==> job 9461: inputs <==
// tt_um_control_top
module tt_um_control_top #(
  parameter ADDRW = 24,
  parameter OPCODEW = 2,
  parameter REQ_QDEPTH = 4,
  parameter COMP_QDEPTH = 4
  ) (
    input  wire       ena,       
    input  wire       clk,       
    input  wire       rst_n,     
    input  wire [7:0] ui_in, 
    output wire [7:0] uo_out, 
    input  wire [7:0] uio_in,     
    output wire [7:0] uio_out, 
    output wire [7:0] uio_oe      
);
make LEC_CHECK=0 ABC_AREA=1 CAP_MARGIN=40 CORE_ASPECT_RATIO=0.9 CORE_MARGIN=2 CORE_UTILIZATION=72 CTS_CLUSTER_SIZE=14 HOLD_SLACK_MARGIN=0.29 PLACE_DENSITY_LB_ADDON=0.03 SETUP_SLACK_MARGIN=0.83 SLEW_MARGIN=20 finish   # period 3.26 ns
run.sh (not shown) runs the stock make flow with config.mk's settings and CLKGATE_MAP_FILE=.
==> job 7737 (differences from job 9461) <==
==> flow/config.mk (replaced) <==
export PLATFORM = sky130hd
export DESIGN_NAME = tt_um_control_top
export DESIGN_NICKNAME = tt_um_control_top
export VERILOG_FILES = /design/flow/design.v
export SDC_FILE = /design/flow/constraint.sdc
export NUM_CORES = 4
export LEC_CHECK = 0
export ABC_AREA = 1
export CAP_MARGIN = 20
export CORE_MARGIN = 2
export CORE_UTILIZATION = 71
export SLEW_MARGIN = 20
==> flow/constraint.sdc (replaced) <==
create_clock -name core_clock -period 4.64 [get_ports {clk}]
set_input_delay 0.9280 -clock core_clock [delete_from_list [all_inputs] [get_ports {clk}]]
set_output_delay 0.9280 -clock core_clock [all_outputs]
set_load 0.01 [all_outputs]
==> job 9316 (differences from job 9461) <==
==> flow/config.mk (replaced) <==
export PLATFORM = sky130hd
export DESIGN_NAME = tt_um_control_top
export DESIGN_NICKNAME = tt_um_control_top
export VERILOG_FILES = /design/flow/design.v
export SDC_FILE = /design/flow/constraint.sdc
export NUM_CORES = 4
export LEC_CHECK = 0
export CAP_MARGIN = 20
export CORE_MARGIN = 2
export CORE_UTILIZATION = 40
export SLEW_MARGIN = 20
==> flow/constraint.sdc (replaced) <==
create_clock -name core_clock -period 10.0 [get_ports {clk}]
set_input_delay 2.0000 -clock core_clock [delete_from_list [all_inputs] [get_ports {clk}]]
set_output_delay 2.0000 -clock core_clock [all_outputs]
set_load 0.01 [all_outputs]
==> qor summary <==
item                                                        job 9316        job 7737        job 9461
Combinational group share of total power                       20.7%           26.0%           29.3%
Final Total Pwr                                             9.018 mW        22.08 mW        32.81 mW
Final critical-path setup slack                             4.206 ns       0.4264 ns       0.3389 ns
Levels on crit path                                                8               9               9
Core footprint                                             88650 um2       52340 um2       51600 um2
Non-filler cells in the finished layout                         3957            4948            5013
Logic gate fraction of the total cell area                    32.10%          31.09%          30.95%
First-pass GRT wire length                                 138500 um       155100 um       161800 um
Required time at the endpoint of the critical path           8.00 ns         3.71 ns         2.61 ns
Number of cell instances after yosys synthesis                  2784            4326            4326
Outcome                                               finished clean  finished clean  finished clean
Ratio of routed vias to standard cells                         5.743           6.013           6.148
Setup repair after global routing missed its margin            false           false            true
Number of post-CTS setup repair buffers                            0               0              21
Antenna Cells                                                      0               2               0
Number of hold-repair buffers added at the cts stage               0               0               2
Sequential share of power                                      43.3%           42.9%           40.9%
Routability-driven placement congestion ratio                 0.8804          0.8806          0.9225

========
==> v7: inputs <==
Starting RTL as in the previous note.
clock: 5.88 ns
lec_check: 0
abc_area: 1
cap_margin: 20
core_margin: 2
core_utilization: 71
cts_cluster_size: 24
place_density_lb_addon: 0.14
setup_slack_margin: 1.55
slew_margin: 20
==> v16: changes against v7 <==
CORE_ASPECT_RATIO = 0.51   (was unset)
CORE_UTILIZATION = 51   (was 71)
CTS_CLUSTER_SIZE = unset   (was 24)
PLACE_DENSITY = 0.6   (was unset)
PLACE_DENSITY_LB_ADDON = unset   (was 0.14)
SETUP_SLACK_MARGIN = 0.18   (was 1.55)
==> flow/constraint.sdc (replaced) <==
create_clock -name core_clock -period 3.44 [get_ports {clk}]
set_input_delay 0.6880 -clock core_clock [delete_from_list [all_inputs] [get_ports {clk}]]
set_output_delay 0.6880 -clock core_clock [all_outputs]
set_load 0.01 [all_outputs]
==> v28: changes against v7 <==
CORE_UTILIZATION = 72   (was 71)
CTS_CLUSTER_DIAMETER = 203   (was unset)
CTS_CLUSTER_SIZE = unset   (was 24)
PLACE_DENSITY_LB_ADDON = 0.02   (was 0.14)
SETUP_SLACK_MARGIN = -0.46   (was 1.55)
==> flow/constraint.sdc (replaced) <==
create_clock -name core_clock -period 4.72 [get_ports {clk}]
set_input_delay 0.9440 -clock core_clock [delete_from_list [all_inputs] [get_ports {clk}]]
set_output_delay 0.9440 -clock core_clock [all_outputs]
set_load 0.01 [all_outputs]
==> qor summary <==
Non-clock inverter total of the final layout: v16 439; v7 439; v28 438
Number of nets in the finished design: v16 4,305; v7 4,244; v28 4,239
Final worst slack: v16 248 ps; v7 1680 ps; v28 328 ps
Beginning of the worst hold path: v16 deserializer_inst.r_cs_n[0]; v7 deserializer_inst.r_mosi[0]; v28 -
Status: v16 finished clean; v7 finished clean; v28 finished clean
Area of the core: v16 72,200 µm²; v7 52,300 µm²; v28 51,400 µm²
Number of antenna violations at the first check in global routing: v16 1; v7 1; v28 0
Overall chip area: v16 75,800 µm²; v7 54,700 µm²; v28 53,900 µm²
Reg-to-reg critical path startpoint: v16 req_queue_inst.aesReadIdx[0]; v7 req_queue_inst.aesReadIdx[0]; v28 req_queue_inst.shaReadIdx[1]
Portion of total power attributed to the clock network: v16 29.8%; v7 30.7%; v28 30.2%
Number of buffers created by CTS: v16 77; v7 84; v28 83
End point of the worst hold path: v16 deserializer_inst.r_cs_n[1]; v7 deserializer_inst.r_mosi[1]; v28 -
Switching Power: v16 11,000 µW; v7 6040 µW; v28 7430 µW
Setup repair after global routing missed its margin: v16 yes; v7 no; v28 no
Fraction of area in registers: v16 52.5%; v7 53.9%; v28 54.1%
Detailed-route wire length: v16 112 mm; v7 98.1 mm; v28 99.0 mm
Inserted tap cell count: v16 972; v7 688; v28 680
Worst hold-check slack: v16 356 ps; v7 359 ps; v28 247 ps
Initial cell density of the core: v16 52.0%; v7 71.6%; v28 72.9%
Total vias in the final route: v16 29,400; v7 30,100; v28 30,000
Width of the chip: v16 384 µm; v7 234 µm; v28 232 µm
Fraction of power consumed by sequential logic: v16 41.6%; v7 42.7%; v28 43.1%
Power figures rest on the tool's default switching activity, not on a simulated workload.
